$ cat design/flow/run.sh
#!/bin/bash
# the make line also repeats each setting of config.mk as NAME=value (left out here)
make -C /OpenROAD-flow-scripts/flow DESIGN_CONFIG=/design/flow/config.mk WORK_HOME=/design/flow/orfs CLKGATE_MAP_FILE= finish
$ cat design/flow/config.mk
export PLATFORM = sky130hd
export DESIGN_NAME = alu_unit
export DESIGN_NICKNAME = alu_unit
export VERILOG_FILES = /design/flow/design.v
export SDC_FILE = /design/flow/constraint.sdc
export NUM_CORES = 4
export LEC_CHECK = 0
export ABC_AREA = 1
export CAP_MARGIN = 20
export CORE_MARGIN = 2
export CORE_UTILIZATION = 58
export CTS_CLUSTER_DIAMETER = 376
export PLACE_DENSITY = 0.6
export SLEW_MARGIN = 20
export TNS_END_PERCENT = 5
$ cat design/flow/constraint.sdc
create_clock -name core_clock -period 38.4 [get_ports {clk}]
set_input_delay 7.6800 -clock core_clock [delete_from_list [all_inputs] [get_ports {clk}]]
set_output_delay 7.6800 -clock core_clock [all_outputs]
set_load 0.01 [all_outputs]
$ cat design/flow/design.v
module ALU (
    input wire [4:0] ALUOp,
    input wire [31:0] A,
    input wire [31:0] B,
    output wire [31:0] Result,
    output wire ALUExp
);
  wire [31:0] add_sub_res;
  wire [31:0] slt_res;
  wire [31:0] sltu_res;
  wire [31:0] and_res;
  wire [31:0] nor_res;
  wire [31:0] or_res;
  wire [31:0] xor_res;
  wire [31:0] sll_res;
  wire [31:0] sr_res;
  wire [31:0] lui_res;
  wire [31:0] mul_res;   
  wire [31:0] andn_res;
  wire [31:0] orn_res;
  wire [63:0] sr64_result;
  wire [63:0] mul64_res;   
  wire [31:0] div_res;   
  wire        add_ovf;
  wire        sub_ovf;
  wire        div_exc;
  wire        add_exc;
  wire        sub_exc;
  wire [31:0] adder_a;
  wire [31:0] adder_b;
  wire        adder_cin;
  wire [31:0] adder_res;
  wire        adder_cout;
  assign adder_a = A;
  assign adder_b = (ALUOp == 5'b00001 | ALUOp == 5'b00010 | ALUOp == 5'b00011) ? ~B : B;
  assign adder_cin = (ALUOp == 5'b00001 | ALUOp == 5'b00010 | ALUOp == 5'b00011) ? 1'b1 : 1'b0;
  assign {adder_cout, adder_res} = adder_a + adder_b + adder_cin;
  assign add_sub_res = adder_res;
  assign add_exc = (adder_a[31] ~^ adder_b[31]) & (adder_a[31] ^ adder_res[31]);
  assign sub_exc = (adder_a[31] ~^ adder_b[31]) & (adder_a[31] ^ adder_res[31]);
  assign add_ovf = add_exc;
  assign sub_ovf = sub_exc;
  assign slt_res = {31'b0, ((A[31] & ~B[31]) | ((A[31] ~^ B[31]) & adder_res[31]))};
  assign sltu_res = {31'b0, ~adder_cout};
  assign and_res = A & B;
  assign or_res = A | B;
  assign andn_res = A & ~B;
  assign orn_res = A | ~B;
  assign nor_res = ~(A | B);
  assign xor_res = A ^ B;
  assign lui_res = B;
  assign sll_res = A << B[4:0];
  assign sr64_result = {{32{(ALUOp == 5'b01010) & A[31]}}, A[31:0]} >> B[4:0];
  assign sr_res = sr64_result[31:0];
  assign mul64_res = A * B;
  assign mul_res = mul64_res[31:0];
  assign div_res = (B == 32'b0) ? 32'b0 : A / B;
  assign div_exc = (B == 32'b0);
  assign Result = ({32{ALUOp == 5'b00000}}   & add_sub_res
                  |{32{ALUOp == 5'b00001}}   & add_sub_res
                  |{32{ALUOp == 5'b00010}}   & slt_res
                  |{32{ALUOp == 5'b00011}}  & sltu_res
                  |{32{ALUOp == 5'b00100}}   & and_res
                  |{32{ALUOp == 5'b00101}}   & nor_res
                  |{32{ALUOp == 5'b00110}}    & or_res
                  |{32{ALUOp == 5'b00111}}   & xor_res
                  |{32{ALUOp == 5'b01000}}   & sll_res
                  |{32{ALUOp == 5'b01001}}   & sr_res
                  |{32{ALUOp == 5'b01010}}   & sr_res
                  |{32{ALUOp == 5'b01011}}   & lui_res
                  |{32{ALUOp == 5'b01100}}  & andn_res
                  |{32{ALUOp == 5'b01101}}   & orn_res
                  |{32{ALUOp == 5'b01110}}   & mul_res
                  |{32{ALUOp == 5'b01111}}   & div_res
                  |{32{ALUOp == 5'b00000}} & 32'b0);
  assign ALUExp = ({1{ALUOp == 5'b00000}}    & add_ovf
                  |{1{ALUOp == 5'b00001}}    & sub_ovf
                  |{1{ALUOp == 5'b01111}}    & div_exc);
endmodule
module alu_unit (
    input  wire        clk,
    input  wire        rst,
    input  wire        in_valid,
    output wire        in_ready,
    input  wire [ 4:0] in_op,
    input  wire [31:0] in_a,
    input  wire [31:0] in_b,
    output reg         out_valid,
    output reg  [31:0] out_result,
    output reg         out_exc
);
  reg        v1;
  reg [ 4:0] op1;
  reg [31:0] a1;
  reg [31:0] b1;
  wire [31:0] alu_res;
  wire        alu_exc;
  assign in_ready = 1'b1;
  ALU u_alu (
      .ALUOp (op1),
      .A     (a1),
      .B     (b1),
      .Result(alu_res),
      .ALUExp(alu_exc)
  );
  always @(posedge clk) begin
    if (rst) begin
      v1        <= 1'b0;
      out_valid <= 1'b0;
    end else begin
      v1        <= in_valid;
      out_valid <= v1;
    end
    op1        <= in_op;
    a1         <= in_a;
    b1         <= in_b;
    out_result <= alu_res;
    out_exc    <= alu_exc;
  end
endmodule
==> results of run 1 <==
-- stage by stage --
stage / hold WS [ps] / TNS, ps / instances
3_5_place_dp: 418 / -141350 / 11800
4_1_cts: 429 / -119800 / 11900
2_1_floorplan: 388 / -97580 / 8609
3_3_place_gp: 402 / -118940 / 11800
-- what timing repair did --
| item | CTS |
|---|---|
| buffers inserted | 79 |
| resized | 170 |
| gates cloned | 4 |
| setup endpoints to repair | 10 |
| pin swaps | 90 |
==> flow_summary.json, run 1 <==
{
  "yosysTopAreaCellShare_pct": 18.2,
  "synth_area_um2": 56000,
  "ys_top_cells_by_area": "ha_1 (18%), nand2_1 (15%), fa_1 (15%)",
  "top_cell": "nand2_1",
  "syn-num-nets": 9903,
  "rows": 114,
  "compound_area_share_pct": 15.8,
  "cts_buffers": 9,
  "ys_area_um2": 56000,
  "yosysTopAreaCell": "ha_1",
  "yosys.stat.seqShare_pct": 3.72,
  "clkSinkCount": 104,
  "chipArea_um2": 99100,
  "io_pins": 107,
  "synth.top_cells.by_count": "nand2_1 (2258), inv_1 (1500), ha_1 (813)",
  "status": "did not finish",
  "yosys_cells": 8609,
  "clock_path_buffers": 2,
  "mux_area_share_pct": 0.500,
  "post-place-ws_ps": -26020,
  "dpl-instance-area_um2": 74000,
  "syn_area_per_cell_um2": 6.51,
  "edf_count": 0,
  "syn_inst": 8609,
  "synthTopLogicFamily": "adder cells",
  "cts-hold-fix-buffers": 0,
  "core_region_area_um2": 96300,
  "cts_root_buf": "clkbuf_16",
  "ys_warn_count": 1,
  "numPortBuffers": 105,
  "hpwl_mm": 207,
  "synth_flops": 104,
  "async_flop_share_pct": 0,
  "fp_util_pct": 58.2,
  "synth.distinct_cells": 91,
  "gp_congestion": 1.10,
  "ys_sh_xor_pct": 6.97,
  "ys_sh_simple_pct": 26.9,
  "die_w_um": 315,
  "chipHeight_um": 315,
  "synth_top_flop_cell": "dfxtp_1",
  "htree_levels": 3,
  "synthAdderAreaFrac_pct": 32.8,
  "lastStage": "global routing (5_1_grt)"
}
==> run 2, diff against run 1 <==
Settings changed: ABC_AREA 1 to unset, CORE_UTILIZATION 58 to 29, CTS_CLUSTER_DIAMETER 376 to unset, CTS_CLUSTER_SIZE set to 48, GPL_ROUTABILITY_DRIVEN set to 1, GPL_TIMING_DRIVEN set to 1, PLACE_DENSITY 0.6 to unset, PLACE_DENSITY_LB_ADDON set to 0.07, SETUP_SLACK_MARGIN set to 5.0, TNS_END_PERCENT 5 to unset.
Clock period 38.4 ns to 84.3 ns, I/O delays scaled along.
==> run 2 against run 1 <==
- the run now finishes clean
- synthesized area is 2.3% lower
- synthesized cell count is 14% lower
- die area is 94% higher
==> flow_summary.json, run 2 <==
{
  "initialDrtViolationCount": 5484,
  "critPathBufInv": 25,
  "ys_sh_simple_pct": 20.6,
  "synth_top_flop_cell": "dfxtp_1",
  "worst_slew_pin_slew_ps": 1150,
  "numPortBuffers": 105,
  "r2r-end": "out_result[0]$_DFF_P_",
  "mux_area_share_pct": 3.79,
  "critPathMostFrequentCell": "ha_1",
  "vias_per_cell": 5.84,
  "syn-num-nets": 8740,
  "hold_path.startpoint": "v1$_SDFF_PP0_",
  "ys_warn_count": 1,
  "wl_per_cell_um": 30.8,
  "grt.total_usage_pct": 31.0,
  "synth.distinct_cells": 102,
  "synth.top_cells.by_count": "nand2_1 (930), ha_1 (813), nor2_1 (698)",
  "chipHeight_um": 439,
  "worst-path-stages": 297,
  "clock_path_buffers": 2,
  "chipArea_um2": 192000,
  "status": "complete, no violations",
  "leakage_nw": 27.8,
  "yosys.stat.seqShare_pct": 3.80,
  "tool_warnings": 126,
  "post-place-ws_ps": -904,
  "p_sw_share_pct": 63.8,
  "relSlewSlack_pct": 22.3,
  "gp_congestion": 1.00,
  "synthAdderAreaFrac_pct": 33.5,
  "grt_pass1_vias": 57100,
  "irDropWorstVdd_mv": 0.143,
  "critPathMaxFanout": 32,
  "seq_cell_power_mw": 0.0626,
  "min_period_ps": 75160,
  "grt_max_degree": 56,
  "hold_viol_final": 0,
  "rsz0062_at_grt": "no",
  "hpwl_mm": 240,
  "period_used_pct": 89.2,
  "power_frac_seq_pct": 2.6,
  "fin_nets": 8734,
  "powerDensity_nw_per_um2": 39.8,
  "drc": 0,
  "syn_inst": 7446,
  "hold_end": "out_valid$_SDFF_PP0_",
  "fp_util_pct": 29.2,
  "grt_overflow": 0,
  "end_kind": "flop",
  "cts_root_buf": "clkbuf_16",
  "top_cell": "nand2_1",
  "async_flop_share_pct": 0,
  "clock_latency_ps": 480,
  "cts-hold-fix-buffers": 0,
  "cp-startpoint": "b1[25]$_DFF_P_",
  "htree_levels": 3,
  "worstPathRequired_ps": 84660,
  "postRouteAntennaNets": 0,
  "pg_clk_mw": 0.0540,
  "whs_path_depth": 1,
  "crit_end": "out_result[0]$_DFF_P_",
  "hp-class": "flop to flop",
  "die_w_um": 439,
  "area_growth_pct": 10.4,
  "yosys_cells": 7446,
  "n_fill_cell": 20600,
  "yosysTopAreaCellShare_pct": 18.6,
  "r2r_cells": 297,
  "fin_ws_ps": 9140,
  "cp_top_family": "AND-OR/OR-AND gates",
  "vias": 58100,
  "drv_slew": 0,
  "synth_flops": 104,
  "fmax_mhz": 13.3,
  "pg_comb_mw": 2.29,
  "ys_top_cells_by_area": "ha_1 (19%), fa_1 (15%), nand2_1 (6.4%)",
  "edf_count": 0,
  "p_int_mw": 0.873,
  "first_pass_iters": 8,
  "grt_pass1_wl_mm": 430,
  "cts_tree": "yes",
  "synthTopLogicFamily": "adder cells",
  "drt-total-wl_mm": 306,
  "core_region_area_um2": 188000,
  "skew_ps": 40.6,
  "crit_arrival_ps": 75520,
  "clockPowerShare_pct": 2.2,
  "setup-tns-final_ps": 0,
  "ys_sh_xor_pct": 7.64,
  "rows": 159,
  "ys_area_um2": 54800,
  "critPathSlowestCell": "a31oi_1",
  "stdcell_count": 9944,
  "total_power_mw": 2.41,
  "yosysTopAreaCell": "ha_1",
  "synth_area_um2": 54800,
  "reg2reg_slack_ps": 9140,
  "power_leader": "combinational logic",
  "syn_area_per_cell_um2": 7.36,
  "io_pins": 107,
  "clkTransAtPathRegs_ps": 110,
  "power.switching_mw": 1.54,
  "crit_path_start_kind": "flop",
  "p_comb_share_pct": 95.2,
  "crit_type": "flop to flop",
  "cts_buffers": 9,
  "placed_cells": 9902,
  "clkSinkCount": 104,
  "timing.rr.start": "b1[25]$_DFF_P_",
  "compound_area_share_pct": 23.7,
  "maxCapViolCount": 0,
  "critPathMaxStageDelay_ps": 630,
  "antenna_found_initial": 26,
  "setup_viol": 0
}
run 2: routing by layer:
metal	vias up	GRT usage (%)	part of all wire [%]
li1	26200	-	-
met3	532	3.84	6.7
met4	10	14.6	5.4
met1	29100	41.3	43
met5	-	0	0.019
met2	2268	49.5	45
run 2: area by class of cell:
class	instances	area (um2)	share of cell area [%]
Clock buffer	9	225	0.373
Tap cell	2495	3120	5.16
Antenna cell	4	10.0	0.0166
Sequential cell	104	2120	3.51
Clock inverter	7	93.8	0.155
Multi-Input combinational cell	6337	49600	82.1
Inverter	666	2510	4.16
Timing Repair Buffer	322	2750	4.55
run 2: repair_timing:
item                       in CTS  in global routing
resized                        47                 81
setup buffers                   3                 16
cloned                          1                  2
pin swaps                       2                 11
setup endpoints to repair       3                  3
run 2: stage by stage:
step | cell area [um2] | hold slack, ps | util, %
floorplan | 54800 | 414 | -
global placement | 59300 | 424 | 31.6
detailed placement | 59400 | 429 | 31.6
CTS | 59900 | 454 | 31.9
global route | 60400 | 465 | 32.2
finish | 60400 | 446 | 32.2
==> run 3, diff against run 2 <==
Settings changed: ABC_AREA set to 1, CORE_UTILIZATION 29 to 52, CTS_CLUSTER_DIAMETER set to 363, CTS_CLUSTER_SIZE 48 to 99, GPL_ROUTABILITY_DRIVEN 1 to unset, GPL_TIMING_DRIVEN 1 to unset, PLACE_DENSITY_LB_ADDON 0.07 to 0.21, SETUP_SLACK_MARGIN 5.0 to unset.
Clock period 84.3 ns to 36.0 ns, I/O delays scaled along.
==> run 3 against run 2 <==
- the flow now stops in global routing (5_1_grt)
- synthesized area rose by 2.3%
- die area fell by 43%
- synthesized cell count rose by 16%
==> flow_summary.json, run 3 <==
{
  "status": "did not finish",
  "lastStage": "global routing (5_1_grt)",
  "top_cell": "nand2_1",
  "compound_area_share_pct": 15.8,
  "cts_buffers": 9,
  "htree_levels": 3,
  "syn_area_per_cell_um2": 6.51,
  "mux_area_share_pct": 0.500,
  "syn-num-nets": 9903,
  "fp_util_pct": 52.3,
  "numPortBuffers": 105,
  "ys_sh_simple_pct": 26.9,
  "edf_count": 0,
  "chipHeight_um": 332,
  "ys_warn_count": 1,
  "post-place-ws_ps": -27990,
  "synthTopLogicFamily": "adder cells",
  "yosysTopAreaCellShare_pct": 18.2,
  "clkSinkCount": 104,
  "yosysTopAreaCell": "ha_1",
  "rows": 120,
  "placed_cells": 11900,
  "syn_inst": 8609,
  "ys_sh_xor_pct": 6.97,
  "synth_flops": 104,
  "synth_top_flop_cell": "dfxtp_1",
  "yosys_cells": 8609,
  "cts_root_buf": "clkbuf_16",
  "ys_area_um2": 56000,
  "synth.top_cells.by_count": "nand2_1 (2258), inv_1 (1500), ha_1 (813)",
  "ys_top_cells_by_area": "ha_1 (18%), nand2_1 (15%), fa_1 (15%)",
  "hpwl_mm": 205,
  "yosys.stat.seqShare_pct": 3.72,
  "synthAdderAreaFrac_pct": 32.8,
  "clock_path_buffers": 2,
  "async_flop_share_pct": 0,
  "synth_area_um2": 56000,
  "synth.distinct_cells": 91,
  "die_w_um": 332,
  "core_region_area_um2": 107000,
  "chipArea_um2": 110000,
  "gp_congestion": 1.09,
  "io_pins": 107
}
[run 3: per-stage QoR]
stage                     hold WS [ps]  cell area [um2]  setup TNS [ps]
after floorplan                    388            57500         -113390
after global placement             395            74500         -152180
after detailed placement           415            74500         -164000
after CTS                          434            80900         -129690
[run 3: timing repair]
item                                    CTS
endpoints found under the setup margin   11
setup buffers                           427
endpoints found under the hold margin     0
gates resized                           592
hold buffers                              0
pin swaps                               319
gates cloned                             11
==> run 4, diff against run 3 <==
Settings changed: ABC_AREA 1 to 0, CAP_MARGIN 20 to 0, CELL_PAD_IN_SITES_DETAIL_PLACEMENT set to 2, CORE_MARGIN 2 to 8, CORE_UTILIZATION 52 to 62, CTS_CLUSTER_DIAMETER 363 to unset, CTS_CLUSTER_SIZE 99 to 45, GPL_ROUTABILITY_DRIVEN set to 0, MAX_ROUTING_LAYER set to met5, MIN_ROUTING_LAYER set to met2, PLACE_DENSITY set to 0.6, PLACE_DENSITY_LB_ADDON 0.21 to unset, SETUP_SLACK_MARGIN set to 5.0, SLEW_MARGIN 20 to 30, TNS_END_PERCENT set to 35.
Clock period 36.0 ns to 64.0 ns, I/O delays scaled along.
==> run 4 against run 3 <==
- the run fails in detailed placement (3_5_place_dp)
- die area is 11% lower
- synthesized cell count decreased by 14%
- synthesized area decreased by 2.3%
==> flow_summary.json, run 4 <==
{
  "status": "did not finish",
  "lastStage": "detailed placement (3_5_place_dp)",
  "firstError": "[ERROR DPL-0033] detailed placement checks failed during check placement.",
  "core_region_area_um2": 88000,
  "ys_warn_count": 1,
  "synthAdderAreaFrac_pct": 33.5,
  "top_cell": "nand2_1",
  "mux_area_share_pct": 3.79,
  "syn_area_per_cell_um2": 7.36,
  "syn-num-nets": 8740,
  "compound_area_share_pct": 23.7,
  "synth_top_flop_cell": "dfxtp_1",
  "rows": 109,
  "ys_area_um2": 54800,
  "synth.distinct_cells": 102,
  "yosys_cells": 7446,
  "numPortBuffers": 105,
  "edf_count": 0,
  "yosysTopAreaCellShare_pct": 18.6,
  "die_w_um": 313,
  "yosysTopAreaCell": "ha_1",
  "synthTopLogicFamily": "adder cells",
  "yosys.stat.seqShare_pct": 3.80,
  "synth_flops": 104,
  "ys_sh_simple_pct": 20.6,
  "synth_area_um2": 54800,
  "ys_sh_xor_pct": 7.64,
  "chipArea_um2": 98100,
  "io_pins": 107,
  "syn_inst": 7446,
  "fp_util_pct": 62.3,
  "synth.top_cells.by_count": "nand2_1 (930), ha_1 (813), nor2_1 (698)",
  "async_flop_share_pct": 0,
  "ys_top_cells_by_area": "ha_1 (19%), fa_1 (15%), nand2_1 (6.4%)",
  "chipHeight_um": 313
}
==> run 4: stage by stage <==
| stage | total power [mW] | TNS, ps | cells |
|---|---|---|---|
| 2_1_floorplan | 1.85 | 0 | 7446 |
| 3_3_place_gp | 2.62 | -3880 | 8714 |
==> run 5, diff against run 4 <==
Settings changed: ABC_AREA 0 to unset, CAP_MARGIN 0 to 20, CELL_PAD_IN_SITES_DETAIL_PLACEMENT 2 to unset, CORE_MARGIN 8 to 2, CORE_UTILIZATION 62 to 52, CTS_CLUSTER_SIZE 45 to unset, GPL_ROUTABILITY_DRIVEN 0 to unset, MAX_ROUTING_LAYER met5 to unset, MIN_ROUTING_LAYER met2 to unset, SETUP_SLACK_MARGIN 5.0 to unset, SLEW_MARGIN 30 to 20, TNS_END_PERCENT 35 to unset.
Clock period 64.0 ns to 83.8 ns, I/O delays scaled along.
==> run 5 against run 4 <==
- the run now finishes clean
- synthesized cell count unchanged
- die area is 10% higher
- synthesized area is the same
==> flow_summary.json, run 5 <==
{
  "critPathMaxStageDelay_ps": 660,
  "whs_path_depth": 1,
  "chipHeight_um": 329,
  "worst_hold_slack_ps": 439,
  "timing.rr.start": "b1[30]$_DFF_P_",
  "fmax_mhz": 12.5,
  "cts_tree": "yes",
  "drc": 0,
  "ys_top_cells_by_area": "ha_1 (19%), fa_1 (15%), nand2_1 (6.4%)",
  "r2r-end": "out_result[0]$_DFF_P_",
  "synthTopLogicFamily": "adder cells",
  "io_pins": 107,
  "hp-class": "flop to flop",
  "p_int_mw": 0.855,
  "ys_warn_count": 1,
  "stdcell_count": 8797,
  "yosys_cells": 7446,
  "clock_latency_ps": 440,
  "relSlewSlack_pct": 9.68,
  "crit_end": "out_result[0]$_DFF_P_",
  "syn_area_per_cell_um2": 7.36,
  "hold_path.startpoint": "v1$_SDFF_PP0_",
  "cp-startpoint": "b1[30]$_DFF_P_",
  "first_pass_iters": 9,
  "grt_pass1_wl_mm": 376,
  "powerDensity_nw_per_um2": 35.8,
  "hold_viol_final": 0,
  "reg2reg_slack_ps": 3840,
  "postRouteAntennaNets": 0,
  "power_frac_seq_pct": 3.1,
  "grt_pass1_vias": 55900,
  "fp_util_pct": 52.2,
  "hpwl_mm": 201,
  "cp_top_family": "AND-OR/OR-AND gates",
  "worst-path-stages": 289,
  "grt.total_usage_pct": 47.5,
  "wl_per_cell_um": 29.9,
  "clockPowerShare_pct": 2.4,
  "hold_end": "out_valid$_SDFF_PP0_",
  "gr-usage-met2_pct": 68.8,
  "clock_path_buffers": 2,
  "initialDrtViolationCount": 7476,
  "chipArea_um2": 108000,
  "clkTransAtPathRegs_ps": 110,
  "maxCapViolCount": 0,
  "tool_warnings": 126,
  "period_used_pct": 95.4,
  "area_growth_pct": 6.25,
  "critPathMostFrequentCell": "a21oi_1",
  "cts_root_buf": "clkbuf_16",
  "ys_area_um2": 54800,
  "leakage_nw": 27.5,
  "edf_count": 0,
  "vias": 59400,
  "seq_cell_power_mw": 0.0641,
  "async_flop_share_pct": 0,
  "cts-hold-fix-buffers": 0,
  "drv_slew": 0,
  "grt_overflow": 0,
  "synthAdderAreaFrac_pct": 33.5,
  "syn_inst": 7446,
  "crit_path_start_kind": "flop",
  "syn-num-nets": 8740,
  "yosys.stat.seqShare_pct": 3.80,
  "vias_per_cell": 6.76,
  "status": "complete, no violations",
  "htree_levels": 3,
  "critPathBufInv": 21,
  "setup_viol": 0,
  "total_power_mw": 2.08,
  "pg_clk_mw": 0.0494,
  "antenna_found_initial": 18,
  "synth_top_flop_cell": "dfxtp_1",
  "power.switching_mw": 1.23,
  "yosysTopAreaCell": "ha_1",
  "grt_max_degree": 78,
  "synth_area_um2": 54800,
  "skew_ps": 37.7,
  "rows": 119,
  "core_region_area_um2": 105000,
  "worst_slew_pin_slew_ps": 1340,
  "end_kind": "flop",
  "drt-total-wl_mm": 263,
  "power_leader": "combinational logic",
  "p_sw_share_pct": 58.9,
  "grt_most_used_layer": "met2",
  "min_period_ps": 79960,
  "critPathSlowestCell": "o31ai_4",
  "mux_area_share_pct": 3.79,
  "grt.met3_usage_pct": 15.1,
  "pg_comb_mw": 1.97,
  "synth.top_cells.by_count": "nand2_1 (930), ha_1 (813), nor2_1 (698)",
  "synth_flops": 104,
  "p_comb_share_pct": 94.6,
  "die_w_um": 329,
  "fin_nets": 8688,
  "top_cell": "nand2_1",
  "ys_sh_simple_pct": 20.6,
  "yosysTopAreaCellShare_pct": 18.6,
  "critPathMaxFanout": 38,
  "synth.distinct_cells": 102,
  "ys_sh_xor_pct": 7.64,
  "placed_cells": 8770,
  "crit_arrival_ps": 80260,
  "worstPathRequired_ps": 84100,
  "irDropWorstVdd_mv": 0.133,
  "clkSinkCount": 104,
  "compound_area_share_pct": 23.7,
  "crit_type": "flop to flop",
  "gp_congestion": 1.10,
  "r2r_cells": 289,
  "numPortBuffers": 105,
  "grt_util_met1_pct": 59.4,
  "cts_buffers": 9
}
## run 5: what timing repair did
item                                    CTS  global route
gates resized                             0            40
buffers inserted                          0             1
endpoints found under the setup margin    0             3
## run 5: through the flow
step | setup TNS (ps) | utilization [%] | setup WS [ps] | cell area [um2]
6_report | 0 | 55.5 | 3840 | 58200
5_1_grt | -41.4 | 55.5 | -41.4 | 58200
4_1_cts | 0 | 55.3 | 533 | 58000
3_5_place_dp | 0 | 55.0 | 964 | 57700
3_3_place_gp | 0 | 55.0 | 2030 | 57700
2_1_floorplan | 0 | - | 15740 | 54800
## run 5: area by class of cell
class                           count  area, um2
Inverter                          666       2500
Antenna cell                        7       17.5
Tap cell                         1391       1740
Clock inverter                      4       35.0
Multi-Input combinational cell   6334      49200
Timing Repair Buffer              279       2370
Clock buffer                       12        256
Sequential cell                   104       2110
Fill cell                       10300      46600
## run 5: per-layer routing
| metal | wire (um) | part of all wire, % |
|---|---|---|
| met1 | 97800 | 37 |
| met2 | 106000 | 40 |
| met3 | 36000 | 14 |
| met4 | 23300 | 8.8 |
| met5 | 145 | 0.055 |
==> run 6, diff against run 5 <==
Settings changed: CORE_UTILIZATION 52 to 65, MAX_ROUTING_LAYER set to met4.
Clock period 83.8 ns to 50.7 ns, I/O delays scaled along.
==> run 6 against run 5 <==
- synthesized cell count stayed put
- die area shrank 20%
- the flow now stops in global routing (5_1_grt)
- synthesized area unchanged
==> flow_summary.json, run 6 <==
{
  "compound_area_share_pct": 23.7,
  "yosysTopAreaCell": "ha_1",
  "async_flop_share_pct": 0,
  "chipArea_um2": 86600,
  "synth_flops": 104,
  "top_cell": "nand2_1",
  "gp_congestion": 1.22,
  "ys_warn_count": 1,
  "synth_area_um2": 54800,
  "numPortBuffers": 105,
  "core_region_area_um2": 83600,
  "ys_area_um2": 54800,
  "yosysTopAreaCellShare_pct": 18.6,
  "mux_area_share_pct": 3.79,
  "clkSinkCount": 104,
  "grt_overflow": 1588,
  "synth.distinct_cells": 102,
  "rows": 106,
  "clock_path_buffers": 2,
  "syn_area_per_cell_um2": 7.36,
  "synthAdderAreaFrac_pct": 33.5,
  "syn_inst": 7446,
  "lastStage": "global routing (5_1_grt)",
  "firstError": "[ERROR GRT-0116] Global routing finished with congestion. Check the congestion regions in the DRC Viewer.",
  "syn-num-nets": 8740,
  "ys_top_cells_by_area": "ha_1 (19%), fa_1 (15%), nand2_1 (6.4%)",
  "yosys.stat.seqShare_pct": 3.80,
  "hpwl_mm": 212,
  "cts_buffers": 9,
  "chipHeight_um": 294,
  "dpl-instance-area_um2": 72800,
  "ys_sh_xor_pct": 7.64,
  "htree_levels": 3,
  "die_w_um": 294,
  "synth.top_cells.by_count": "nand2_1 (930), ha_1 (813), nor2_1 (698)",
  "status": "did not finish",
  "post-place-ws_ps": -11920,
  "grt.total_usage_pct": 91.1,
  "placed_cells": 10300,
  "edf_count": 0,
  "yosys_cells": 7446,
  "synth_top_flop_cell": "dfxtp_1",
  "fp_util_pct": 65.5,
  "synthTopLogicFamily": "adder cells",
  "io_pins": 107,
  "ys_sh_simple_pct": 20.6,
  "cts_root_buf": "clkbuf_16"
}
==> run 6: what timing repair did <==
| item | in CTS |
|---|---|
| hold buffers | 0 |
| pin swaps | 284 |
| resized | 541 |
| endpoints found under the hold margin | 0 |
| setup endpoints to repair | 5 |
| cloned | 6 |
| buffers inserted | 247 |
==> run 6: metal layers <==
layer  track usage [%]  overflow
met1              88.0       124
met2               103       931
met3              80.0       154
met4              92.3       379
met5                 -         -
==> run 7, diff against run 6 <==
Settings changed: ABC_AREA set to 1, CAP_MARGIN 20 to 10, CELL_PAD_IN_SITES_DETAIL_PLACEMENT set to 2, CORE_UTILIZATION 65 to 40, CTS_CLUSTER_SIZE set to 42, GPL_ROUTABILITY_DRIVEN set to 0.
Clock period 50.7 ns to 64.0 ns, I/O delays scaled along.
==> run 7 against run 6 <==
- the flow stops in detailed placement (3_5_place_dp)
- die area up 65%
- synthesized area increased by 2.3%
- synthesized cell count up 16%
==> flow_summary.json, run 7 <==
{
  "firstError": "[ERROR DPL-0033] detailed placement checks failed during check placement.",
  "syn_inst": 8609,
  "io_pins": 107,
  "yosys_cells": 8609,
  "yosys.stat.seqShare_pct": 3.72,
  "yosysTopAreaCell": "ha_1",
  "synth_flops": 104,
  "synth_area_um2": 56000,
  "ys_area_um2": 56000,
  "synth.distinct_cells": 91,
  "ys_sh_simple_pct": 26.9,
  "chipHeight_um": 378,
  "status": "did not finish",
  "ys_top_cells_by_area": "ha_1 (18%), nand2_1 (15%), fa_1 (15%)",
  "yosysTopAreaCellShare_pct": 18.2,
  "async_flop_share_pct": 0,
  "die_w_um": 378,
  "compound_area_share_pct": 15.8,
  "ys_sh_xor_pct": 6.97,
  "fp_util_pct": 40.2,
  "edf_count": 0,
  "core_region_area_um2": 139000,
  "synthTopLogicFamily": "adder cells",
  "synthAdderAreaFrac_pct": 32.8,
  "synth_top_flop_cell": "dfxtp_1",
  "synth.top_cells.by_count": "nand2_1 (2258), inv_1 (1500), ha_1 (813)",
  "syn_area_per_cell_um2": 6.51,
  "top_cell": "nand2_1",
  "lastStage": "detailed placement (3_5_place_dp)",
  "numPortBuffers": 105,
  "ys_warn_count": 1,
  "syn-num-nets": 9903,
  "rows": 137,
  "mux_area_share_pct": 0.500,
  "chipArea_um2": 143000
}
[run 7: metrics by stage]
stage	cell area [um2]	std cells	hold WS [ps]	setup WS [ps]	total power [mW]
after global placement	64900	11200	392	-1060	2.05
after floorplan	56000	8609	388	760	1.49
==> run 8, diff against run 7 <==
Settings changed: ABC_AREA 1 to unset, CAP_MARGIN 10 to 20, CELL_PAD_IN_SITES_DETAIL_PLACEMENT 2 to unset, CORE_UTILIZATION 40 to 64, CTS_CLUSTER_SIZE 42 to unset, GPL_ROUTABILITY_DRIVEN 0 to unset, MAX_ROUTING_LAYER met4 to unset, PLACE_DENSITY 0.6 to unset, TNS_END_PERCENT set to 5.
Clock period 64.0 ns to 59.7 ns, I/O delays scaled along.
==> run 8 against run 7 <==
- the flow stops in global routing (5_1_grt)
- synthesized cell count shrank 14%
- synthesized area shrank 2.3%
- die area shrank 39%
==> flow_summary.json, run 8 <==
{
  "status": "did not finish",
  "lastStage": "global routing (5_1_grt)",
  "firstError": "[ERROR GRT-0232] Routing congestion too high. Check the congestion heatmap in the GUI.",
  "htree_levels": 3,
  "syn_area_per_cell_um2": 7.36,
  "synth.distinct_cells": 102,
  "post-place-ws_ps": -3310,
  "io_pins": 107,
  "top_cell": "nand2_1",
  "gp_congestion": 1.18,
  "chipHeight_um": 297,
  "numPortBuffers": 105,
  "synth_top_flop_cell": "dfxtp_1",
  "ys_sh_xor_pct": 7.64,
  "clkSinkCount": 104,
  "syn_inst": 7446,
  "yosysTopAreaCell": "ha_1",
  "synth_flops": 104,
  "die_w_um": 297,
  "ys_sh_simple_pct": 20.6,
  "chipArea_um2": 87900,
  "synth_area_um2": 54800,
  "grt.total_usage_pct": 89.5,
  "grt_overflow": 864,
  "yosysTopAreaCellShare_pct": 18.6,
  "synth.top_cells.by_count": "nand2_1 (930), ha_1 (813), nor2_1 (698)",
  "core_region_area_um2": 85000,
  "cts_buffers": 9,
  "ys_area_um2": 54800,
  "rows": 107,
  "synthAdderAreaFrac_pct": 33.5,
  "cts_root_buf": "clkbuf_16",
  "yosys.stat.seqShare_pct": 3.80,
  "fp_util_pct": 64.4,
  "yosys_cells": 7446,
  "hpwl_mm": 214,
  "synthTopLogicFamily": "adder cells",
  "async_flop_share_pct": 0,
  "ys_top_cells_by_area": "ha_1 (19%), fa_1 (15%), nand2_1 (6.4%)",
  "cts-hold-fix-buffers": 0,
  "edf_count": 0,
  "compound_area_share_pct": 23.7,
  "ys_warn_count": 1,
  "syn-num-nets": 8740,
  "mux_area_share_pct": 3.79,
  "clock_path_buffers": 2
}
[run 8: metrics by stage]
step                setup TNS [ps]  std cells  instance area (um2)  util (%)
global placement             -1700      10400                71900      84.6
CTS                              0      10500                74100      87.1
detailed placement           -4440      10400                71900      84.6
floorplan                        0       7446                55700         -
[run 8: per-layer routing]
metal / GRT overflow / global-route usage (%)
met1: 56 / 87.6
met3: 57 / 81.3
met4: 298 / 93.0
met5: 6 / 64.5
met2: 447 / 99.2
[run 8: repair_timing]
item | CTS
setup buffers | 100
gates resized | 237
pin swaps | 129
setup endpoints to repair | 2
hold endpoints to repair | 0
cloned | 2
==> run 9, diff against run 8 <==
Settings changed: ABC_AREA set to 1, CORE_UTILIZATION 64 to 58, CTS_CLUSTER_DIAMETER set to 219, CTS_CLUSTER_SIZE set to 48, GPL_ROUTABILITY_DRIVEN set to 1, GPL_TIMING_DRIVEN set to 1, HOLD_SLACK_MARGIN set to 0.29, SETUP_SLACK_MARGIN set to -1.73, TNS_END_PERCENT 5 to unset.
Clock period 59.7 ns to 56.0 ns, I/O delays scaled along.
==> run 9 against run 8 <==
- the run again fails in global routing (5_1_grt)
- die area increased by 13%
- synthesized cell count is 16% higher
- synthesized area is 2.3% higher
==> flow_summary.json, run 9 <==
{
  "status": "did not finish",
  "lastStage": "global routing (5_1_grt)",
  "firstError": "[ERROR GRT-0232] Routing congestion too high. Check the congestion heatmap in the GUI.",
  "clock_path_buffers": 2,
  "syn-num-nets": 9903,
  "ys_warn_count": 1,
  "numPortBuffers": 105,
  "cts-hold-fix-buffers": 0,
  "fp_util_pct": 58.2,
  "yosys_cells": 8609,
  "ys_sh_xor_pct": 6.97,
  "top_cell": "nand2_1",
  "synthTopLogicFamily": "adder cells",
  "compound_area_share_pct": 15.8,
  "cts_root_buf": "clkbuf_16",
  "yosysTopAreaCell": "ha_1",
  "synth_top_flop_cell": "dfxtp_1",
  "rows": 114,
  "ys_top_cells_by_area": "ha_1 (18%), nand2_1 (15%), fa_1 (15%)",
  "syn_inst": 8609,
  "syn_area_per_cell_um2": 6.51,
  "grt_overflow": 2564,
  "chipArea_um2": 99100,
  "synth.distinct_cells": 91,
  "clkSinkCount": 104,
  "htree_levels": 3,
  "chipHeight_um": 315,
  "edf_count": 0,
  "gp_congestion": 1.08,
  "io_pins": 107,
  "mux_area_share_pct": 0.500,
  "yosys.stat.seqShare_pct": 3.72,
  "synth_flops": 104,
  "grt.total_usage_pct": 94.3,
  "synth.top_cells.by_count": "nand2_1 (2258), inv_1 (1500), ha_1 (813)",
  "post-place-ws_ps": -7990,
  "async_flop_share_pct": 0,
  "hpwl_mm": 204,
  "ys_sh_simple_pct": 26.9,
  "yosysTopAreaCellShare_pct": 18.2,
  "ys_area_um2": 56000,
  "die_w_um": 315,
  "core_region_area_um2": 96300,
  "cts_buffers": 9,
  "synth_area_um2": 56000,
  "dpl-instance-area_um2": 73600,
  "synthAdderAreaFrac_pct": 32.8
}
-- run 9: stage by stage --
stage	std cells	total power [mW]	setup TNS [ps]
2_1_floorplan	8609	1.71	-3540
3_3_place_gp	11700	2.31	-9550
3_5_place_dp	11700	2.54	-18070
4_1_cts	12100	2.67	-6650
-- run 9: timing repair --
item                       4_1_cts
cloned                          12
setup buffers                  320
pin swaps                      279
resized                        429
setup endpoints to repair        3
-- run 9: metal layers --
metal | overflow | global-route usage (%)
met1 | 131 | 90.7
met2 | 1542 | 106
met3 | 159 | 86.2
met4 | 706 | 98.7
met5 | 26 | 65.7
==> run 10, diff against run 9 <==
Settings changed: ABC_AREA 1 to unset, CORE_UTILIZATION 58 to 71, CTS_CLUSTER_DIAMETER 219 to 271, CTS_CLUSTER_SIZE 48 to unset, GPL_ROUTABILITY_DRIVEN 1 to unset, GPL_TIMING_DRIVEN 1 to unset, HOLD_SLACK_MARGIN 0.29 to unset, MAX_ROUTING_LAYER set to met4, PLACE_DENSITY set to 0.6, SETUP_SLACK_MARGIN -1.73 to unset.
Clock period 56.0 ns to 41.8 ns, I/O delays scaled along.
==> run 10 against run 9 <==
- the run fails in detailed placement (3_5_place_dp)
- die area shrank 20%
- synthesized area decreased by 2.3%
- synthesized cell count is 14% lower
==> flow_summary.json, run 10 <==
{
  "status": "did not finish",
  "lastStage": "detailed placement (3_5_place_dp)",
  "firstError": "[ERROR DPL-0033] detailed placement checks failed during check placement.",
  "synth_top_flop_cell": "dfxtp_1",
  "syn-num-nets": 8740,
  "ys_warn_count": 1,
  "chipHeight_um": 282,
  "ys_area_um2": 54800,
  "die_w_um": 282,
  "core_region_area_um2": 76200,
  "yosys.stat.seqShare_pct": 3.80,
  "ys_top_cells_by_area": "ha_1 (19%), fa_1 (15%), nand2_1 (6.4%)",
  "syn_inst": 7446,
  "numPortBuffers": 105,
  "yosys_cells": 7446,
  "yosysTopAreaCellShare_pct": 18.6,
  "synth_area_um2": 54800,
  "synth.distinct_cells": 102,
  "synthTopLogicFamily": "adder cells",
  "ys_sh_xor_pct": 7.64,
  "yosysTopAreaCell": "ha_1",
  "chipArea_um2": 79400,
  "fp_util_pct": 71.9,
  "async_flop_share_pct": 0,
  "edf_count": 0,
  "gp_congestion": 1.27,
  "synth_flops": 104,
  "mux_area_share_pct": 3.79,
  "ys_sh_simple_pct": 20.6,
  "synth.top_cells.by_count": "nand2_1 (930), ha_1 (813), nor2_1 (698)",
  "synthAdderAreaFrac_pct": 33.5,
  "syn_area_per_cell_um2": 7.36,
  "top_cell": "nand2_1",
  "rows": 101,
  "io_pins": 107,
  "compound_area_share_pct": 23.7
}
[run 10: metrics by stage]
| stage | hold slack (ps) | instances |
|---|---|---|
| floorplan | 414 | 7446 |
| global placement | 419 | 10300 |
==> run 11, diff against run 10 <==
Settings changed: ABC_AREA set to 1, CORE_UTILIZATION 71 to 58, CTS_CLUSTER_DIAMETER 271 to unset, MAX_ROUTING_LAYER met4 to unset.
Clock period 41.8 ns to 60.0 ns, I/O delays scaled along.
==> run 11 against run 10 <==
- the run fails in global routing (5_1_grt)
- synthesized area up 2.3%
- synthesized cell count rose by 16%
- die area grew 25%
==> flow_summary.json, run 11 <==
{
  "die_w_um": 315,
  "synth.distinct_cells": 91,
  "async_flop_share_pct": 0,
  "yosys_cells": 8609,
  "compound_area_share_pct": 15.8,
  "yosysTopAreaCell": "ha_1",
  "ys_warn_count": 1,
  "synthTopLogicFamily": "adder cells",
  "cts_buffers": 9,
  "gp_congestion": 1.09,
  "htree_levels": 3,
  "io_pins": 107,
  "syn_inst": 8609,
  "fp_util_pct": 58.2,
  "clock_path_buffers": 2,
  "status": "did not finish",
  "edf_count": 0,
  "cts_root_buf": "clkbuf_16",
  "rows": 114,
  "chipArea_um2": 99100,
  "lastStage": "global routing (5_1_grt)",
  "placed_cells": 11700,
  "ys_top_cells_by_area": "ha_1 (18%), nand2_1 (15%), fa_1 (15%)",
  "syn-num-nets": 9903,
  "syn_area_per_cell_um2": 6.51,
  "yosysTopAreaCellShare_pct": 18.2,
  "mux_area_share_pct": 0.500,
  "synth_top_flop_cell": "dfxtp_1",
  "synth_area_um2": 56000,
  "yosys.stat.seqShare_pct": 3.72,
  "synthAdderAreaFrac_pct": 32.8,
  "top_cell": "nand2_1",
  "core_region_area_um2": 96300,
  "dpl-instance-area_um2": 72900,
  "chipHeight_um": 315,
  "synth_flops": 104,
  "ys_sh_simple_pct": 26.9,
  "hpwl_mm": 204,
  "synth.top_cells.by_count": "nand2_1 (2258), inv_1 (1500), ha_1 (813)",
  "clkSinkCount": 104,
  "ys_sh_xor_pct": 6.97,
  "numPortBuffers": 105,
  "ys_area_um2": 56000
}
==> run 11: metrics by stage <==
step                      util, %  hold slack, ps  worst slack [ps]
after detailed placement     75.7             401             -5120
after floorplan                 -             388              5.07
after global placement       75.7             390             -2250
after CTS                    77.8             412             -2120
==> run 11: what timing repair did <==
action	4_1_cts
hold buffers	0
pin swaps	102
resized	240
setup endpoints to repair	3
buffers inserted	91
gates cloned	4
==> run 12, diff against run 11 <==
Settings changed: CORE_UTILIZATION 58 to 53.
Clock period 60.0 ns to 52.8 ns, I/O delays scaled along.
==> run 12 against run 11 <==
- synthesized area is the same
- synthesized cell count is the same
- the layout now fails its checks (setup timing)
- die area grew 9.3%
==> flow_summary.json, run 12 <==
{
  "ys_sh_simple_pct": 26.9,
  "rows": 119,
  "crit_path_start_kind": "flop",
  "status": "complete, but fails checks",
  "fmax_mhz": 15.8,
  "tool_warnings": 131,
  "grt_pass1_vias": 66900,
  "cts-hold-fix-buffers": 0,
  "worst-path-stages": 505,
  "relSlewSlack_pct": 19.6,
  "ys_sh_xor_pct": 6.97,
  "synthAdderAreaFrac_pct": 32.8,
  "yosysTopAreaCellShare_pct": 18.2,
  "powerDensity_nw_per_um2": 35.0,
  "cp_top_family": "simple AND/OR/NAND/NOR gates",
  "syn-num-nets": 9903,
  "syn_area_per_cell_um2": 6.51,
  "whs_path_depth": 2,
  "crit_end": "out_result[0]$_DFF_P_",
  "power.switching_mw": 1.61,
  "clockPowerShare_pct": 3.0,
  "critPathBufInv": 87,
  "setup-tns-final_ps": -28100,
  "drt-total-wl_mm": 266,
  "r2r-end": "out_result[0]$_DFF_P_",
  "fp_util_pct": 53.3,
  "htree_levels": 3,
  "drc": 0,
  "cts_root_buf": "clkbuf_16",
  "vias_per_cell": 5.74,
  "critPathMostFrequentCell": "nand2_2",
  "yosysTopAreaCell": "ha_1",
  "synth_area_um2": 56000,
  "area_growth_pct": 43.8,
  "reg2reg_slack_ps": -10310,
  "chipHeight_um": 329,
  "numPortBuffers": 105,
  "initialDrtViolationCount": 6665,
  "synthTopLogicFamily": "adder cells",
  "hold_viol_final": 0,
  "leakage_nw": 43.7,
  "grt_overflow": 0,
  "critPathSlowestCell": "or3_4",
  "seq_cell_power_mw": 0.0991,
  "ys_top_cells_by_area": "ha_1 (18%), nand2_1 (15%), fa_1 (15%)",
  "chipArea_um2": 108000,
  "maxCapViolCount": 0,
  "compound_area_share_pct": 15.8,
  "irDropWorstVdd_mv": 0.183,
  "ys_warn_count": 1,
  "cts_buffers": 9,
  "end_kind": "flop",
  "pg_comb_mw": 2.63,
  "cp-startpoint": "b1[0]$_DFF_P_",
  "skew_ps": 46.8,
  "crit_type": "flop to flop",
  "worst_slew_pin_slew_ps": 1180,
  "grt.total_usage_pct": 45.8,
  "post-place-ws_ps": -10670,
  "hpwl_mm": 197,
  "crit_arrival_ps": 63410,
  "power_frac_seq_pct": 3.5,
  "clkTransAtPathRegs_ps": 90,
  "n_fill_cell": 7769,
  "io_pins": 107,
  "cts_tree": "yes",
  "violatedChecks": "setup timing",
  "synth_top_flop_cell": "dfxtp_1",
  "critPathMaxFanout": 9,
  "pg_clk_mw": 0.0853,
  "top_cell": "nand2_1",
  "syn_inst": 8609,
  "wl_per_cell_um": 21.9,
  "yosys_cells": 8609,
  "p_int_mw": 1.21,
  "hold_end": "out_valid$_SDFF_PP0_",
  "first_pass_iters": 9,
  "antenna_found_initial": 16,
  "die_w_um": 329,
  "edf_count": 0,
  "synth.distinct_cells": 91,
  "core_region_area_um2": 105000,
  "vias": 69600,
  "synth.top_cells.by_count": "nand2_1 (2258), inv_1 (1500), ha_1 (813)",
  "worstPathRequired_ps": 53100,
  "timing.rr.start": "b1[0]$_DFF_P_",
  "ys_area_um2": 56000,
  "power_leader": "combinational logic",
  "postRouteAntennaNets": 0,
  "period_used_pct": 120,
  "yosys.stat.seqShare_pct": 3.72,
  "grt_max_degree": 62,
  "clock_latency_ps": 450,
  "setup_viol": 4,
  "fin_ws_ps": -10310,
  "fin_nets": 12000,
  "min_period_ps": 63110,
  "r2r_cells": 505,
  "mux_area_share_pct": 0.500,
  "drv_slew": 0,
  "p_sw_share_pct": 57.1,
  "clkSinkCount": 104,
  "hold_path.startpoint": "v1$_SDFF_PP0_",
  "hp-class": "flop to flop",
  "synth_flops": 104,
  "gp_congestion": 1.12,
  "p_comb_share_pct": 93.5,
  "async_flop_share_pct": 0,
  "grt_pass1_wl_mm": 381,
  "critPathMaxStageDelay_ps": 440,
  "clock_path_buffers": 2,
  "rsz0062_at_grt": "yes"
}
==> run 12: area by class of cell <==
type | instances | area, um2 | area share [%]
repair buffers | 2410 | 18800 | 23.3
flip-flops and latches | 104 | 2110 | 2.62
inverters | 1562 | 5950 | 7.38
repair inverters | 3 | 22.5 | 0.0280
clock inverters | 6 | 83.8 | 0.104
diodes | 7 | 17.5 | 0.0217
clock buffers | 10 | 239 | 0.297
multi-input cells | 6639 | 51600 | 64.1
well taps | 1391 | 1740 | 2.16
==> run 12: through the flow <==
| step | hold slack (ps) | std cells | utilization, % | cell area (um2) | power (mW) |
|---|---|---|---|---|---|
| 6_report | 421 | 12100 | 76.6 | 80600 | 2.82 |
| 5_1_grt | 441 | 12100 | 76.6 | 80600 | 3.14 |
| 4_1_cts | 421 | 12000 | 72.7 | 76400 | 2.69 |
| 3_5_place_dp | 408 | 11800 | 70.3 | 73900 | 2.56 |
| 3_3_place_gp | 397 | 11800 | 70.3 | 73900 | 2.47 |
| 2_1_floorplan | 388 | 8609 | - | 57200 | 1.82 |
==> run 12: routing by layer <==
layer	GRT usage [%]	share of wire (%)	routed length (um)
met5	0	0.043	114
met4	28.5	8.1	21500
met3	11.4	11	29400
met2	71.9	43	115000
met1	56.2	37	99400
==> run 12: what timing repair did <==
| action | 4_1_cts | 5_1_grt |
|---|---|---|
| setup endpoints to repair | 5 | 6 |
| gates resized | 297 | 635 |
| cloned | 7 | 7 |
| pin swaps | 174 | 410 |
| buffers inserted | 102 | 152 |
| endpoints found under the hold margin | 0 | 0 |
==> run 13, diff against run 12 <==
Settings changed: ABC_AREA 1 to unset, CORE_UTILIZATION 53 to 40.
Clock period 52.8 ns to 36.3 ns, I/O delays scaled along.
==> run 13 against run 12 <==
- still fails the layout checks on setup timing
- worst setup slack lost 12000 ps
- count of clock-buffer cells in the layout rose by 2
- final area up 5.3%
- sequential share of layout area fell by 0.13 points
- synthesized area fell by 2.3%
- wire length rose by 14%
- critical path depth down 183
- critical path type unchanged
- critical endpoint unchanged
- largest power group unchanged
==> flow_summary.json, run 13 <==
{
  "vias_per_cell": 5.95,
  "postRouteAntennaNets": 0,
  "synth_top_flop_cell": "dfxtp_1",
  "syn-num-nets": 8740,
  "dpl-instance-area_um2": 75200,
  "hold_path.startpoint": "v1$_SDFF_PP0_",
  "total_power_mw": 5.65,
  "clkSinkCount": 104,
  "compound_area_share_pct": 23.7,
  "grt_max_degree": 61,
  "edf_count": 0,
  "grt_pass1_vias": 68900,
  "die_w_um": 374,
  "reg2reg_slack_ps": -22510,
  "skew_ps": 38.9,
  "worst-path-stages": 322,
  "r2r_cells": 322,
  "pg_clk_mw": 0.123,
  "critPathMostFrequentCell": "buf_4",
  "io_pins": 107,
  "end_kind": "flop",
  "cts_root_buf": "clkbuf_16",
  "violatedChecks": "setup timing",
  "drt-total-wl_mm": 304,
  "fin_area_um2": 84800,
  "top_cell": "nand2_1",
  "mux_area_share_pct": 3.79,
  "clockPowerShare_pct": 2.2,
  "chipHeight_um": 374,
  "rows": 135,
  "p_comb_share_pct": 95.3,
  "chipArea_um2": 140000,
  "fp_util_pct": 40.4,
  "grt.total_usage_pct": 41.5,
  "initialDrtViolationCount": 7247,
  "vias": 70000,
  "critPathMaxStageDelay_ps": 540,
  "status": "complete, but fails checks",
  "critPathBufInv": 77,
  "grt_pass1_wl_mm": 438,
  "rsz0062_at_grt": "yes",
  "setup_viol": 10,
  "grt_overflow": 0,
  "gp_congestion": 1.07,
  "wl_per_cell_um": 25.9,
  "fin_nets": 11300,
  "numPortBuffers": 105,
  "power_frac_seq_pct": 2.5,
  "min_period_ps": 58810,
  "worstPathRequired_ps": 36600,
  "relSlewSlack_pct": 19.6,
  "first_pass_iters": 10,
  "critPathSlowestCell": "or4_4",
  "synthAdderAreaFrac_pct": 33.5,
  "crit_end": "out_result[0]$_DFF_P_",
  "syn_area_per_cell_um2": 7.36,
  "power_leader": "combinational logic",
  "crit_arrival_ps": 59100,
  "yosysTopAreaCell": "ha_1",
  "area_growth_pct": 54.9,
  "htree_levels": 3,
  "tool_warnings": 129,
  "synth_area_um2": 54800,
  "clkTransAtPathRegs_ps": 110,
  "ys_top_cells_by_area": "ha_1 (19%), fa_1 (15%), nand2_1 (6.4%)",
  "hold_end": "out_valid$_SDFF_PP0_",
  "yosysTopAreaCellShare_pct": 18.6,
  "clock_path_buffers": 2,
  "cp-startpoint": "b1[0]$_DFF_P_",
  "fmax_mhz": 17.0,
  "p_int_mw": 2.29,
  "r2r-end": "out_result[0]$_DFF_P_",
  "setup-tns-final_ps": -120500,
  "async_flop_share_pct": 0,
  "hpwl_mm": 232,
  "p_sw_share_pct": 59.5,
  "synth.distinct_cells": 102,
  "synth_flops": 104,
  "drv_slew": 0,
  "yosys.stat.seqShare_pct": 3.80,
  "pg_comb_mw": 5.38,
  "timing.rr.start": "b1[0]$_DFF_P_",
  "hold_viol_final": 0,
  "power.switching_mw": 3.36,
  "whs_path_depth": 1,
  "worst_slew_pin_slew_ps": 1190,
  "maxCapViolCount": 0,
  "critPathMaxFanout": 8,
  "yosys_cells": 7446,
  "ys_warn_count": 1,
  "antenna_found_initial": 21,
  "crit_path_start_kind": "flop",
  "drc": 0,
  "powerDensity_nw_per_um2": 66.6,
  "syn_inst": 7446,
  "period_used_pct": 162,
  "ys_area_um2": 54800,
  "cts_tree": "yes",
  "synth.top_cells.by_count": "nand2_1 (930), ha_1 (813), nor2_1 (698)",
  "core_region_area_um2": 136000,
  "clock_latency_ps": 440,
  "ys_sh_simple_pct": 20.6,
  "crit_type": "flop to flop",
  "cp_top_family": "AND-OR/OR-AND gates",
  "utilization_pct": 62.6,
  "seq_cell_power_mw": 0.144,
  "synthTopLogicFamily": "adder cells",
  "fin_ws_ps": -22510,
  "hp-class": "flop to flop",
  "irDropWorstVdd_mv": 0.313,
  "cts_buffers": 9,
  "ys_sh_xor_pct": 7.64,
  "leakage_nw": 41.2,
  "worst_hold_slack_ps": 461
}
[run 13: repair_timing]
| item | 4_1_cts | 5_1_grt |
|---|---|---|
| hold buffers | 0 | 0 |
| endpoints found under the setup margin | 11 | 11 |
| setup buffers | 390 | 147 |
| resized | 699 | 360 |
| pin swaps | 353 | 281 |
| gates cloned | 2 | 5 |
[run 13: through the flow]
step	worst slack, ps	cells
finish	-22510	11800
global route	-24860	11700
detailed placement	-25860	11200
CTS	-21270	11600
floorplan	-21680	7446
global placement	-25120	11200
[run 13: final cells by class]
cell class                 instances  area (um2)
clock inverter                     4        63.8
sequential                       104        2110
inverter                         666        2510
tap                             1781        2230
fill                           11900       50800
timing repair buffer            2846       22500
clock buffer                      12         246
multi-input combinational       6334       55200
antenna                            5        12.5
[run 13: per-layer routing]
metal | share of wire, % | vias up | GRT usage (%)
met4 | 7.9 | 12 | 26.0
met2 | 42 | 3876 | 63.7
met3 | 11 | 1115 | 9.63
met1 | 39 | 33800 | 52.2
li1 | - | 31200 | -
met5 | 0.026 | - | 0
==> run 14, diff against run 13 <==
Settings changed: CORE_UTILIZATION 40 to 66, CTS_CLUSTER_SIZE set to 48, GPL_ROUTABILITY_DRIVEN set to 1, GPL_TIMING_DRIVEN set to 1, MAX_ROUTING_LAYER set to met4, PLACE_DENSITY 0.6 to unset, SETUP_SLACK_MARGIN set to -1.73.
Clock period 36.3 ns to 60.0 ns, I/O delays scaled along.
==> run 14 against run 13 <==
- the run now fails in global routing (5_1_grt)
- synthesized cell count unchanged
- die area decreased by 39%
- synthesized area unchanged
==> flow_summary.json, run 14 <==
{
  "yosys_cells": 7446,
  "ys_top_cells_by_area": "ha_1 (19%), fa_1 (15%), nand2_1 (6.4%)",
  "status": "did not finish",
  "placed_cells": 10300,
  "die_w_um": 292,
  "cts-hold-fix-buffers": 0,
  "clkSinkCount": 104,
  "synth.distinct_cells": 102,
  "gp_congestion": 1.23,
  "yosys.stat.seqShare_pct": 3.80,
  "synth_top_flop_cell": "dfxtp_1",
  "io_pins": 107,
  "lastStage": "global routing (5_1_grt)",
  "cts_root_buf": "clkbuf_16",
  "fp_util_pct": 66.7,
  "synth_area_um2": 54800,
  "synthTopLogicFamily": "adder cells",
  "cts_buffers": 9,
  "ys_warn_count": 1,
  "synth.top_cells.by_count": "nand2_1 (930), ha_1 (813), nor2_1 (698)",
  "synth_flops": 104,
  "syn_area_per_cell_um2": 7.36,
  "async_flop_share_pct": 0,
  "top_cell": "nand2_1",
  "ys_area_um2": 54800,
  "grt.total_usage_pct": 81.0,
  "edf_count": 0,
  "chipArea_um2": 85300,
  "rows": 105,
  "firstError": "[ERROR GRT-0232] Routing congestion too high. Check the congestion heatmap in the GUI.",
  "mux_area_share_pct": 3.79,
  "hpwl_mm": 211,
  "chipHeight_um": 292,
  "core_region_area_um2": 82100,
  "syn-num-nets": 8740,
  "synthAdderAreaFrac_pct": 33.5,
  "syn_inst": 7446,
  "htree_levels": 3,
  "clock_path_buffers": 2,
  "ys_sh_simple_pct": 20.6,
  "yosysTopAreaCellShare_pct": 18.6,
  "ys_sh_xor_pct": 7.64,
  "compound_area_share_pct": 23.7,
  "yosysTopAreaCell": "ha_1",
  "numPortBuffers": 105,
  "grt_overflow": 8
}
[run 14: stage by stage]
| step | area, um2 | power [mW] | TNS (ps) | utilization, % | worst slack (ps) |
|---|---|---|---|---|---|
| 2_1_floorplan | 55100 | 1.97 | -1710 | - | -1710 |
| 3_3_place_gp | 71700 | 2.81 | -2810 | 87.4 | -2390 |
| 3_5_place_dp | 71700 | 2.98 | -7810 | 87.4 | -4810 |
| 4_1_cts | 72600 | 3.15 | -1700 | 88.5 | -1700 |
[run 14: timing repair]
| action | 4_1_cts |
|---|---|
| pin swaps | 17 |
| buffers inserted | 24 |
| gates resized | 107 |
| endpoints found under the setup margin | 2 |
[run 14: layer usage]
layer  GRT usage (%)  GRT overflow
met5               -             -
met4            78.8             6
met3            68.6             0
met2            94.3             2
met1            78.8             0
==> run 15, diff against run 14 <==
Settings changed: ABC_AREA set to 1, CORE_UTILIZATION 66 to 58, CTS_CLUSTER_SIZE 48 to unset, GPL_ROUTABILITY_DRIVEN 1 to unset, GPL_TIMING_DRIVEN 1 to unset, HOLD_SLACK_MARGIN set to -0.1, MAX_ROUTING_LAYER met4 to unset, PLACE_DENSITY set to 0.6, SETUP_SLACK_MARGIN -1.73 to unset.
Clock period 60.0 ns to 45.2 ns, I/O delays scaled along.
==> run 15 against run 14 <==
- the flow again stops in global routing (5_1_grt)
- synthesized cell count rose by 16%
- die area is 16% higher
- synthesized area increased by 2.3%
==> flow_summary.json, run 15 <==
{
  "syn_inst": 8609,
  "yosys_cells": 8609,
  "cts_buffers": 9,
  "ys_top_cells_by_area": "ha_1 (18%), nand2_1 (15%), fa_1 (15%)",
  "grt.total_usage_pct": 84.3,
  "chipHeight_um": 315,
  "fp_util_pct": 58.2,
  "htree_levels": 3,
  "grt_overflow": 549,
  "yosysTopAreaCell": "ha_1",
  "ys_sh_xor_pct": 6.97,
  "synth_area_um2": 56000,
  "hpwl_mm": 199,
  "synth_top_flop_cell": "dfxtp_1",
  "synthTopLogicFamily": "adder cells",
  "syn-num-nets": 9903,
  "clock_path_buffers": 2,
  "synth.distinct_cells": 91,
  "lastStage": "global routing (5_1_grt)",
  "ys_sh_simple_pct": 26.9,
  "ys_warn_count": 1,
  "firstError": "[ERROR GRT-0232] Routing congestion too high. Check the congestion heatmap in the GUI.",
  "async_flop_share_pct": 0,
  "synth_flops": 104,
  "mux_area_share_pct": 0.500,
  "dpl-instance-area_um2": 74200,
  "yosysTopAreaCellShare_pct": 18.2,
  "ys_area_um2": 56000,
  "synthAdderAreaFrac_pct": 32.8,
  "edf_count": 0,
  "syn_area_per_cell_um2": 6.51,
  "gp_congestion": 1.17,
  "placed_cells": 11800,
  "core_region_area_um2": 96300,
  "numPortBuffers": 105,
  "status": "did not finish",
  "synth.top_cells.by_count": "nand2_1 (2258), inv_1 (1500), ha_1 (813)",
  "io_pins": 107,
  "chipArea_um2": 99100,
  "cts_root_buf": "clkbuf_16",
  "rows": 114,
  "top_cell": "nand2_1",
  "yosys.stat.seqShare_pct": 3.72,
  "die_w_um": 315,
  "clkSinkCount": 104,
  "compound_area_share_pct": 15.8
}
run 15: what timing repair did:
action                                  in CTS
endpoints found under the setup margin       7
pin swaps                                  243
gates cloned                                 9
buffers inserted                           280
gates resized                              430
hold buffers                                 0
run 15: through the flow:
| stage | utilization (%) | setup slack [ps] |
|---|---|---|
| CTS | 81.8 | -15400 |
| global placement | 77.0 | -16090 |
| floorplan | - | -13060 |
| detailed placement | 77.0 | -18470 |
run 15: metal layers:
layer  GRT overflow  global-route usage [%]
met2            298                    97.0
met4            152                    83.5
met3             46                    72.1
met5              6                    52.2
met1             47                    84.7
==> run 16, diff against run 15 <==
Settings changed: ABC_AREA 1 to unset, CAP_MARGIN 20 to 30, CELL_PAD_IN_SITES_GLOBAL_PLACEMENT set to 3, CORE_MARGIN 2 to 4, CORE_UTILIZATION 58 to 30, CTS_CLUSTER_DIAMETER set to 391, CTS_CLUSTER_SIZE set to 97, GPL_TIMING_DRIVEN set to 0, HOLD_SLACK_MARGIN -0.1 to unset, TNS_END_PERCENT set to 20.
Clock period 45.2 ns to 64.0 ns, I/O delays scaled along.
==> run 16 against run 15 <==
- now fails the layout checks on setup timing
- die area is 91% higher
- synthesized area is 2.3% lower
- synthesized cell count is 14% lower
==> flow_summary.json, run 16 <==
{
  "compound_area_share_pct": 23.7,
  "power.switching_mw": 2.22,
  "grt_overflow": 0,
  "drc": 0,
  "wl_per_cell_um": 32.3,
  "crit_path_start_kind": "flop",
  "worst-path-stages": 308,
  "power_frac_seq_pct": 2.5,
  "clock_latency_ps": 410,
  "yosysTopAreaCellShare_pct": 18.6,
  "grt.total_usage_pct": 34.3,
  "p_comb_share_pct": 95.7,
  "io_pins": 107,
  "rows": 156,
  "dpl-instance-area_um2": 60200,
  "yosysTopAreaCell": "ha_1",
  "r2r-end": "out_result[0]$_DFF_P_",
  "ys_top_cells_by_area": "ha_1 (19%), fa_1 (15%), nand2_1 (6.4%)",
  "syn_inst": 7446,
  "fmax_mhz": 15.3,
  "placed_cells": 9993,
  "crit_arrival_ps": 65470,
  "maxCapViolCount": 0,
  "p_sw_share_pct": 64.5,
  "synth.top_cells.by_count": "nand2_1 (930), ha_1 (813), nor2_1 (698)",
  "worst_hold_slack_ps": 438,
  "drv_slew": 0,
  "synth_top_flop_cell": "dfxtp_1",
  "p_int_mw": 1.22,
  "rsz0062_at_grt": "yes",
  "ys_warn_count": 1,
  "tool_warnings": 129,
  "cts-hold-fix-buffers": 0,
  "numPortBuffers": 105,
  "leakage_nw": 31.3,
  "hold_path.startpoint": "v1$_SDFF_PP0_",
  "clkTransAtPathRegs_ps": 80,
  "total_power_mw": 3.44,
  "hp-class": "flop to flop",
  "antenna_found_initial": 23,
  "period_used_pct": 102,
  "cts_buffers": 9,
  "vias": 60600,
  "worstPathRequired_ps": 64260,
  "clock_path_buffers": 2,
  "power_leader": "combinational logic",
  "async_flop_share_pct": 0,
  "status": "complete, but fails checks",
  "synth.distinct_cells": 102,
  "syn-num-nets": 8740,
  "critPathSlowestCell": "or4b_2",
  "relSlewSlack_pct": 21.2,
  "crit_type": "flop to flop",
  "crit_end": "out_result[0]$_DFF_P_",
  "grt_max_degree": 26,
  "top_cell": "nand2_1",
  "gp_congestion": 1.03,
  "critPathMaxStageDelay_ps": 690,
  "synth_flops": 104,
  "fin_area_um2": 69400,
  "edf_count": 0,
  "synthTopLogicFamily": "adder cells",
  "whs_path_depth": 1,
  "htree_levels": 3,
  "hpwl_mm": 273,
  "yosys_cells": 7446,
  "postRouteAntennaNets": 0,
  "critPathMaxFanout": 10,
  "reg2reg_slack_ps": -1210,
  "mux_area_share_pct": 3.79,
  "setup_viol": 1,
  "chipArea_um2": 189000,
  "hold_viol_final": 0,
  "chipHeight_um": 435,
  "cts_root_buf": "clkbuf_16",
  "seq_cell_power_mw": 0.0873,
  "timing.rr.start": "b1[2]$_DFF_P_",
  "synth_area_um2": 54800,
  "irDropWorstVdd_mv": 0.341,
  "fp_util_pct": 30.2,
  "grt_pass1_vias": 60100,
  "vias_per_cell": 5.82,
  "hold_end": "out_valid$_SDFF_PP0_",
  "ys_area_um2": 54800,
  "pg_clk_mw": 0.0591,
  "clockPowerShare_pct": 1.7,
  "area_growth_pct": 26.7,
  "cp-startpoint": "b1[2]$_DFF_P_",
  "worst_slew_pin_slew_ps": 1170,
  "cts_tree": "yes",
  "ys_sh_xor_pct": 7.64,
  "initialDrtViolationCount": 5754,
  "critPathBufInv": 44,
  "drt-total-wl_mm": 337,
  "skew_ps": 15.9,
  "powerDensity_nw_per_um2": 49.6,
  "r2r_cells": 308,
  "fin_nets": 9333,
  "ys_sh_simple_pct": 20.6,
  "grt_pass1_wl_mm": 467,
  "n_fill_cell": 19200,
  "min_period_ps": 65210,
  "syn_area_per_cell_um2": 7.36,
  "stdcell_count": 10400,
  "yosys.stat.seqShare_pct": 3.80,
  "die_w_um": 435,
  "first_pass_iters": 8,
  "cp_top_family": "AND-OR/OR-AND gates",
  "core_region_area_um2": 181000,
  "violatedChecks": "setup timing",
  "critPathMostFrequentCell": "buf_4",
  "clkSinkCount": 104,
  "pg_comb_mw": 3.29,
  "synthAdderAreaFrac_pct": 33.5,
  "fin_ws_ps": -1210,
  "end_kind": "flop"
}
[run 16: final cells by class]
| type | count | area [um2] | share of cell area, % |
|---|---|---|---|
| multi-input cells | 6334 | 53400 | 77.0 |
| repair buffers | 599 | 5510 | 7.94 |
| well taps | 2370 | 2970 | 4.27 |
| inverters | 666 | 2550 | 3.68 |
| plain buffers | 325 | 2540 | 3.67 |
| flip-flops and latches | 104 | 2100 | 3.02 |
| clock buffers | 10 | 239 | 0.344 |
| clock inverters | 6 | 61.3 | 0.0884 |
| diodes | 7 | 17.5 | 0.0252 |
[run 16: stage by stage]
step / TNS (ps) / util (%) / setup slack (ps)
6_report: -1210 / 38.3 / -1210
5_1_grt: -4890 / 38.3 / -3720
4_1_cts: 0 / 38.2 / 11.0
3_5_place_dp: -149320 / 33.2 / -32600
3_3_place_gp: -172760 / 32.6 / -35510
2_1_floorplan: 0 / - / 40.7
[run 16: what timing repair did]
item	in CTS	in global routing
gates resized	1104	31
cloned	3	0
pin swaps	301	25
setup buffers	405	7
setup endpoints to repair	9	2
[run 16: metal layers]
| layer | global-route usage (%) | vias up | routed length, um |
|---|---|---|---|
| li1 | - | 27400 | - |
| met1 | 46.6 | 30600 | 151000 |
| met2 | 55.6 | 2179 | 152000 |
| met3 | 3.80 | 472 | 19000 |
| met4 | 13.1 | 6 | 15600 |
| met5 | 0 | - | 44 |
Power figures rest on the tool's default switching activity, not on a simulated workload.
